## top
module top(
	clk,
	n_rst,
	bt,
	btstar,
	led
);
parameter T_1S = 20'd1_000_000;  
parameter T_20MS = 15'd20_000;  
input clk;
input n_rst;
input [9:0] bt;
input btstar;
output led;
wire [9:0] bt_w;
wire btstar_w;
wire led_w;
bd_if #(
	.T_1S(T_1S),
	.T_20MS(T_20MS)
) u_bd_if(
    .clk(clk),
    .n_rst(n_rst),
    .bt_i(bt),
    .btstar_i(btstar),
    .led_i(led_w),
    .bt_o(bt_w),
    .btstar_o(btstar_w),
    .led_o(led)
);
doorlock_hdl u_doorlock(
    .clk(clk),
    .n_rst(n_rst),
    .bt(bt_w),
    .btstar(btstar_w),
    .led(led_w)
);
endmodule
Size: about 1000 cells after synthesis, roughly 10000 um^2 of cells after synthesis.
Settings: LEC_CHECK=0, CAP_MARGIN=15, CELL_PAD_IN_SITES_GLOBAL_PLACEMENT=1, CORE_MARGIN=2, CORE_UTILIZATION=65, GPL_TIMING_DRIVEN=1, HOLD_SLACK_MARGIN=0.23, MIN_ROUTING_LAYER=met1, PLACE_DENSITY_LB_ADDON=0.26, SETUP_SLACK_MARGIN=-0.07, SLEW_MARGIN=0; clock period 1.91 ns.
run.sh (not shown) runs the stock make flow with config.mk's settings and CLKGATE_MAP_FILE=.
The starting point finished but failed the layout checks on setup timing.
Next try:
Settings changed: ABC_AREA set to 1, CAP_MARGIN 15 to 40, CELL_PAD_IN_SITES_GLOBAL_PLACEMENT 1 to not set, CORE_UTILIZATION 65 to 72, CTS_CLUSTER_DIAMETER set to 90, CTS_CLUSTER_SIZE set to 13, GPL_TIMING_DRIVEN 1 to not set, HOLD_SLACK_MARGIN 0.23 to not set, MIN_ROUTING_LAYER met1 to not set, PLACE_DENSITY_LB_ADDON 0.26 to 0.2, SETUP_SLACK_MARGIN -0.07 to 0.33, SLEW_MARGIN 0 to 20.
Effect: With this change the flow completed with no timing, DRC or antenna violations. Routed wire length increases by 8.3%. Die size rose by 3.9%. Final cell count climbs by 30%. Utilization came out lower by 2.0 points. Combinational power falls by 47%. Worst setup slack improves by 860 ps. Clock power went down by 22%. First-iteration DRC count came out higher by 77%. Global-route usage grows by 2.3 points. Non-clock buffer count shrinks by 109. Area after synthesis climbs by 15%.
Next try:
Settings changed: ABC_AREA 1 to not set, CAP_MARGIN 40 to 20, CTS_CLUSTER_DIAMETER 90 to 51, CTS_CLUSTER_SIZE 13 to not set, PLACE_DENSITY set to 0.67, PLACE_DENSITY_LB_ADDON 0.2 to not set, SETUP_SLACK_MARGIN 0.33 to 2.04.
Clock period 1.91 ns to 7.47 ns, I/O delays scaled along.
Effect: The changed run went through all stages and came out clean; critical path depth does not change; wire length came out lower by 26%; sequential cell count stays the same.

---

The RTL this note starts from:
==> flow/design.v <==
module debounc_1 (
	clk,
	n_rst,
	din,
	dout
);
parameter T_20MS = 15'd20_000;  
input clk;
input n_rst;
input din;
output dout;
reg [14:0] cnt;
wire cnt_restart;
reg din_d1;
always @(posedge clk or negedge n_rst)
	if(!n_rst) begin
		din_d1 <= 1'b0;
	end
	else begin
		din_d1 <= din;
	end
assign cnt_restart = (din != din_d1)? 1'b1 : 1'b0;
always @(posedge clk or negedge n_rst)
	if(!n_rst) begin
		cnt <= 15'h0000;
	end
	else begin
		cnt <= (cnt_restart == 1'b1)? T_20MS :
			   (cnt > 15'h0000)? cnt - 15'h0001 : cnt;
	end
reg dout_rdy;
always @(posedge clk or negedge n_rst)
	if(!n_rst) begin
		dout_rdy <= 1'b0;
	end
	else begin
		dout_rdy <= ((cnt == 15'h0000) && (cnt_restart == 1'b0))? din : dout_rdy;
	end	
assign dout = dout_rdy;
endmodule
module debounc_2 (
	clk,
	n_rst,
	din,
	dout
);
parameter T_20MS = 15'd20_000;  
input clk;
input n_rst;
input din;
output dout;
reg [14:0] cnt;
wire cnt_restart;
reg din_d1;
always @(posedge clk or negedge n_rst)
	if(!n_rst) begin
		din_d1 <= 1'b0;
	end
	else begin
		din_d1 <= din;
	end
assign cnt_restart = (din != din_d1)? 1'b1 : 1'b0;
always @(posedge clk or negedge n_rst)
	if(!n_rst) begin
		cnt <= 15'h0000;
	end
	else begin
		 cnt <= ((cnt_restart == 1'b1) && (cnt == 15'h0000))? T_20MS :
            (cnt > 15'h0000)? cnt - 15'h0001 : cnt;
	end
reg dout_rdy;
always @(posedge clk or negedge n_rst)
   if(!n_rst) begin
      dout_rdy <= 1'b0;
   end
   else begin
      dout_rdy <= (cnt == T_20MS)? din_d1 : dout_rdy;
   end   assign dout = dout_rdy;
endmodule
module debounc_3 (
	clk,
	n_rst,
	din,
	dout
);
parameter T_20MS = 15'd20_000;  
input clk;
input n_rst;
input din;
output dout;
reg [14:0] cnt;
wire cnt_restart;
reg din_d1;
always @(posedge clk or negedge n_rst)
	if(!n_rst) begin
		din_d1 <= 1'b0;
	end
	else begin
		din_d1 <= din;
	end
assign cnt_restart = (din != din_d1)? 1'b1 : 1'b0;
always @(posedge clk or negedge n_rst)
	if(!n_rst) begin
		cnt <= 15'h0000;
	end
	else begin
		 cnt <= ((cnt_restart == 1'b1) && (cnt == 15'h0000))? T_20MS :
            (cnt > 15'h0000)? cnt - 15'h0001 : cnt;
	end
reg dout_rdy;
always @(posedge clk or negedge n_rst)
	if(!n_rst) begin
		dout_rdy <= 1'b0;
	end
	else begin
		dout_rdy <= ((cnt == 15'h0000) && (cnt_restart == 1'b0))? din : dout_rdy;
	end	
assign dout = dout_rdy;
endmodule
module edge_det_p(
    clk,
    n_rst,
    b0,
    b0_on
);
input clk;
input n_rst;
input b0;
output b0_on;
reg b0_d1;
reg b0_d2;
wire b0_on;
always @(posedge clk or negedge n_rst)  
if(!n_rst) begin
    b0_d1 <= 1'b0;
    b0_d2 <= 1'b0;
end
else begin
    b0_d1 <= b0;
    b0_d2 <= b0_d1;
end
assign b0_on = (b0_d1 && !b0_d2) ? 1'b1 : 1'b0;  
endmodule
module led(
  clk,
  n_rst,
  din,
  dout
  );
input clk;
input n_rst;
input din;
output reg dout;
parameter T_1S = 20'd1_000_000; 
reg [19:0] counter; 
reg din_prev; 
always @(posedge clk or negedge n_rst) begin
  if (!n_rst) begin
    counter <= 0;
    dout <= 0;
    din_prev <= 0;
  end 
  else begin
    if (din != din_prev) begin
      counter <= 0;  
      dout <= 1;  
    end 
    else if (counter >= T_1S) begin
      dout <= 0;
      counter <= counter;  
    end 
    else begin
      counter <= counter + 1;  
    end
    din_prev <= din;  
  end
end
endmodule
module doorlock_hdl(
  clk,
  n_rst,
  bt,
  btstar,
  led
);
input clk;
input n_rst;
input [9:0] bt;
input btstar;
output led;
parameter S_IDLE = 3'h0;
parameter S_FIRST = 3'h1;
parameter S_SEC = 3'h2;
parameter S_LAST = 3'h3;
parameter S_OPEN = 3'h4;
parameter S_FAKE = 3'h5;
wire bt_any;
reg [2:0] c_state, n_state;
always @(posedge clk or negedge n_rst)
  if(!n_rst) begin
    c_state <= S_IDLE;
  end
  else begin
    c_state <= n_state;
  end
assign bt_any = (bt == 10'h000)? 1'b0 : 1'b1;
always @(c_state or bt or btstar or bt_any)
  case (c_state)
    S_IDLE : begin
      n_state = (bt[1] == 1'b1)? S_FIRST : c_state;
    end
    S_FIRST : begin
      n_state = (bt[2] == 1'b1)? S_SEC : ((btstar == 1'b1) || (bt_any == 1'b1))? S_IDLE : c_state;
    end
    S_SEC : begin
      n_state = (bt[7] == 1'b1)? S_LAST : (btstar == 1'b1) ? S_IDLE : (bt_any == 1'b1) ? S_FAKE : c_state;
    end
    S_LAST : begin
      n_state = (btstar == 1'b1)? S_OPEN : (bt[7] == 1'b1) ? c_state : (bt_any == 1'b1)? S_FAKE : c_state;
    end
    S_OPEN : begin
      n_state = S_IDLE;
    end
    S_FAKE : begin
      n_state = (bt[7] == 1'b1) ? S_LAST : (btstar == 1'b1) ? S_IDLE : c_state;
    end
    default : begin
      n_state = S_IDLE;
    end
  endcase
assign led = (c_state == S_OPEN)? 1'b1 : 1'b0;
endmodule
module bd_if(
  clk,
  n_rst,
  bt_i,
  btstar_i,
  led_i,
  bt_o,
  btstar_o,
  led_o
  );
parameter T_1S = 20'd1_000_000;
parameter T_20MS = 15'd20_000;
input clk;
input n_rst;
input [9:0] bt_i;
input btstar_i;
input led_i;
output [9:0] bt_o;
output btstar_o;
output led_o;
wire [9:0] dwire;
debounc_1 #(.T_20MS(T_20MS)) u_debounc0(
  .clk(clk),
  .n_rst(n_rst),
  .din(bt_i[0]),
  .dout(dwire[0])
);
edge_det_p u_edgedet_p0 (
  .clk(clk),
  .n_rst(n_rst),
  .b0(dwire[0]),
  .b0_on(bt_o[0])
  );
debounc_1 #(.T_20MS(T_20MS)) u_debounc1(
  .clk(clk),
  .n_rst(n_rst),
  .din(bt_i[1]),
  .dout(dwire[1])
);
edge_det_p u_edgedet_p1 (
  .clk(clk),
  .n_rst(n_rst),
  .b0(dwire[1]),
  .b0_on(bt_o[1])
  );
debounc_2 #(.T_20MS(T_20MS)) u_debounc2(
  .clk(clk),
  .n_rst(n_rst),
  .din(bt_i[2]),
  .dout(dwire[2])
);
edge_det_p u_edgedet_p2 (
  .clk(clk),
  .n_rst(n_rst),
  .b0(dwire[2]),
  .b0_on(bt_o[2])
  );
debounc_2 #(.T_20MS(T_20MS)) u_debounc3(
  .clk(clk),
  .n_rst(n_rst),
  .din(bt_i[3]),
  .dout(dwire[3])
);
edge_det_p u_edgedet_p3 (
  .clk(clk),
  .n_rst(n_rst),
  .b0(dwire[3]),
  .b0_on(bt_o[3])
  );
debounc_2 #(.T_20MS(T_20MS)) u_debounc4(
  .clk(clk),
  .n_rst(n_rst),
  .din(bt_i[4]),
  .dout(dwire[4])
);
edge_det_p u_edgedet_p4 (
  .clk(clk),
  .n_rst(n_rst),
  .b0(dwire[4]),
  .b0_on(bt_o[4])
  );
debounc_2 #(.T_20MS(T_20MS)) u_debounc5(
  .clk(clk),
  .n_rst(n_rst),
  .din(bt_i[5]),
  .dout(dwire[5])
);
edge_det_p u_edgedet_p5 (
  .clk(clk),
  .n_rst(n_rst),
  .b0(dwire[5]),
  .b0_on(bt_o[5])
  );
debounc_3 #(.T_20MS(T_20MS)) u_debounc6(
  .clk(clk),
  .n_rst(n_rst),
  .din(bt_i[6]),
  .dout(dwire[6])
);
edge_det_p u_edgedet_p6 (
  .clk(clk),
  .n_rst(n_rst),
  .b0(dwire[6]),
  .b0_on(bt_o[6])
  );
debounc_3 #(.T_20MS(T_20MS)) u_debounc7(
  .clk(clk),
  .n_rst(n_rst),
  .din(bt_i[7]),
  .dout(dwire[7])
);
edge_det_p u_edgedet_p7(
  .clk(clk),
  .n_rst(n_rst),
  .b0(dwire[7]),
  .b0_on(bt_o[7])
  );
debounc_3 #(.T_20MS(T_20MS)) u_debounc8(
  .clk(clk),
  .n_rst(n_rst),
  .din(bt_i[8]),
  .dout(dwire[8])
);
edge_det_p u_edgedet_p8 (
  .clk(clk),
  .n_rst(n_rst),
  .b0(dwire[8]),
  .b0_on(bt_o[8])
  );
debounc_3 #(.T_20MS(T_20MS)) u_debounc9(
  .clk(clk),
  .n_rst(n_rst),
  .din(bt_i[9]),
  .dout(dwire[9])
);
edge_det_p u_edgedet_p9 (
  .clk(clk),
  .n_rst(n_rst),
  .b0(dwire[9]),
  .b0_on(bt_o[9])
  );
edge_det_p u_edgedet_pstar (
  .clk(clk),
  .n_rst(n_rst),
  .b0(~btstar_i),
  .b0_on(btstar_o)
  );
led #(.T_1S(T_1S)) u_led(
  .clk(clk),
  .n_rst(n_rst),
  .din(led_i),
  .dout(led_o)
);
endmodule
module top(
	clk,
	n_rst,
	bt,
	btstar,
	led
);
parameter T_1S = 20'd1_000_000;  
parameter T_20MS = 15'd20_000;  
input clk;
input n_rst;
input [9:0] bt;
input btstar;
output led;
wire [9:0] bt_w;
wire btstar_w;
wire led_w;
bd_if #(
	.T_1S(T_1S),
	.T_20MS(T_20MS)
) u_bd_if(
    .clk(clk),
    .n_rst(n_rst),
    .bt_i(bt),
    .btstar_i(btstar),
    .led_i(led_w),
    .bt_o(bt_w),
    .btstar_o(btstar_w),
    .led_o(led)
);
doorlock_hdl u_doorlock(
    .clk(clk),
    .n_rst(n_rst),
    .bt(bt_w),
    .btstar(btstar_w),
    .led(led_w)
);
endmodule
export LEC_CHECK = 0
export ABC_AREA = 1
export CAP_MARGIN = 15
export CELL_PAD_IN_SITES_GLOBAL_PLACEMENT = 0
export CORE_MARGIN = 2
export CORE_UTILIZATION = 72
export CTS_CLUSTER_DIAMETER = 353
export CTS_CLUSTER_SIZE = 13
export GPL_TIMING_DRIVEN = 1
export HOLD_SLACK_MARGIN = 0.23
export MIN_ROUTING_LAYER = met1
export PLACE_DENSITY = 0.4
export SETUP_SLACK_MARGIN = 0.45
export SLEW_MARGIN = 20
create_clock -name core_clock -period 1.91 [get_ports {clk}]
The starting point passed the timing, DRC and antenna checks.
Then changed:
Settings changed: ABC_AREA 1 to unset, CAP_MARGIN 15 to 20, CELL_PAD_IN_SITES_GLOBAL_PLACEMENT 0 to unset, CTS_CLUSTER_DIAMETER 353 to 362, CTS_CLUSTER_SIZE 13 to unset, GPL_TIMING_DRIVEN 1 to unset, HOLD_SLACK_MARGIN 0.23 to unset, MIN_ROUTING_LAYER met1 to unset, PLACE_DENSITY 0.4 to 0.67, SETUP_SLACK_MARGIN 0.45 to -0.38.
Clock period 1.91 ns to 5.06 ns, I/O delays scaled along.
Effect:
- utilization came out lower by 7.0 points
- synthesized cell count shrinks by 35%
- cell count went down by 35%
- die area drops by 13%
- setup slack is better by 1.8 ns
- routed wire length fell by 36%
- sequential share of layout area rises by 10 points
Then changed:
Settings changed: ABC_AREA set to 0, CTS_CLUSTER_DIAMETER 362 to 357, CTS_CLUSTER_SIZE set to 22, PLACE_DENSITY 0.67 to unset, PLACE_DENSITY_LB_ADDON set to 0.09, SETUP_SLACK_MARGIN -0.38 to 0.48.
Clock period 5.06 ns to 1.92 ns, I/O delays scaled along.
Effect:
- Now the flow ended with an error in clock tree synthesis, error DPL-0038
- synthesized area is unchanged
- die area does not change
- synthesized cell count stays the same
Then changed:
Settings changed: ABC_AREA 0 to unset, CORE_UTILIZATION 72 to 40, CTS_CLUSTER_DIAMETER 357 to unset, CTS_CLUSTER_SIZE 22 to unset, PLACE_DENSITY_LB_ADDON 0.09 to unset, SETUP_SLACK_MARGIN 0.48 to unset.
Clock period 1.92 ns to 3.44 ns, I/O delays scaled along.
With this change the flow completed without violations.
Die area goes up by 77%.
Area after synthesis stays the same.
Synthesized cell count does not change.

---

Setup of P:
// top: RTL as listed in full above, without the edits since
Settings: LEC_CHECK=0, CAP_MARGIN=5, CORE_MARGIN=6, CORE_UTILIZATION=29, CTS_CLUSTER_SIZE=24, GPL_TIMING_DRIVEN=0, HOLD_SLACK_MARGIN=-0.01, MAX_ROUTING_LAYER=met5, MIN_ROUTING_LAYER=met1, SETUP_SLACK_MARGIN=0.24, SLEW_MARGIN=15; clock period 3.06 ns.
diff inputs: P => Q
- MAX_ROUTING_LAYER: met5 -> unset
- MIN_ROUTING_LAYER: met1 -> unset
- SETUP_SLACK_MARGIN: 0.24 -> unset
- CTS_CLUSTER_SIZE: 24 -> unset
- CORE_UTILIZATION: 29 -> 54
- GPL_TIMING_DRIVEN: 0 -> unset
- SLEW_MARGIN: 15 -> 20
- CORE_MARGIN: 6 -> 2
- HOLD_SLACK_MARGIN: -0.01 -> unset
- CAP_MARGIN: 5 -> 20
- the clock period (ns, I/O delays scaled along): 3.06 -> 3.44
==> results <==
- Compared with P, in Q data arrival time at the worst-slack endpoint moved down; total length of routed met3 wires moved down; total power draw moved down; first-pass GRT wire length moved down.
- [diff] setup clock skew after layout, Q relative to P: regression
- Summary of Q over P: power consumed by the clock network lost 24%; total number of vias lost 92.
- Compared with P, in Q setup slack of the critical path after layout went up by 0.35 ns; clock period minus worst slack went up by 0.029 ns.
- Q against P: final cell count went down by 222; final cell area excluding filler cells shrank by 3.5%.
Power figures rest on the tool's default switching activity, not on a simulated workload.
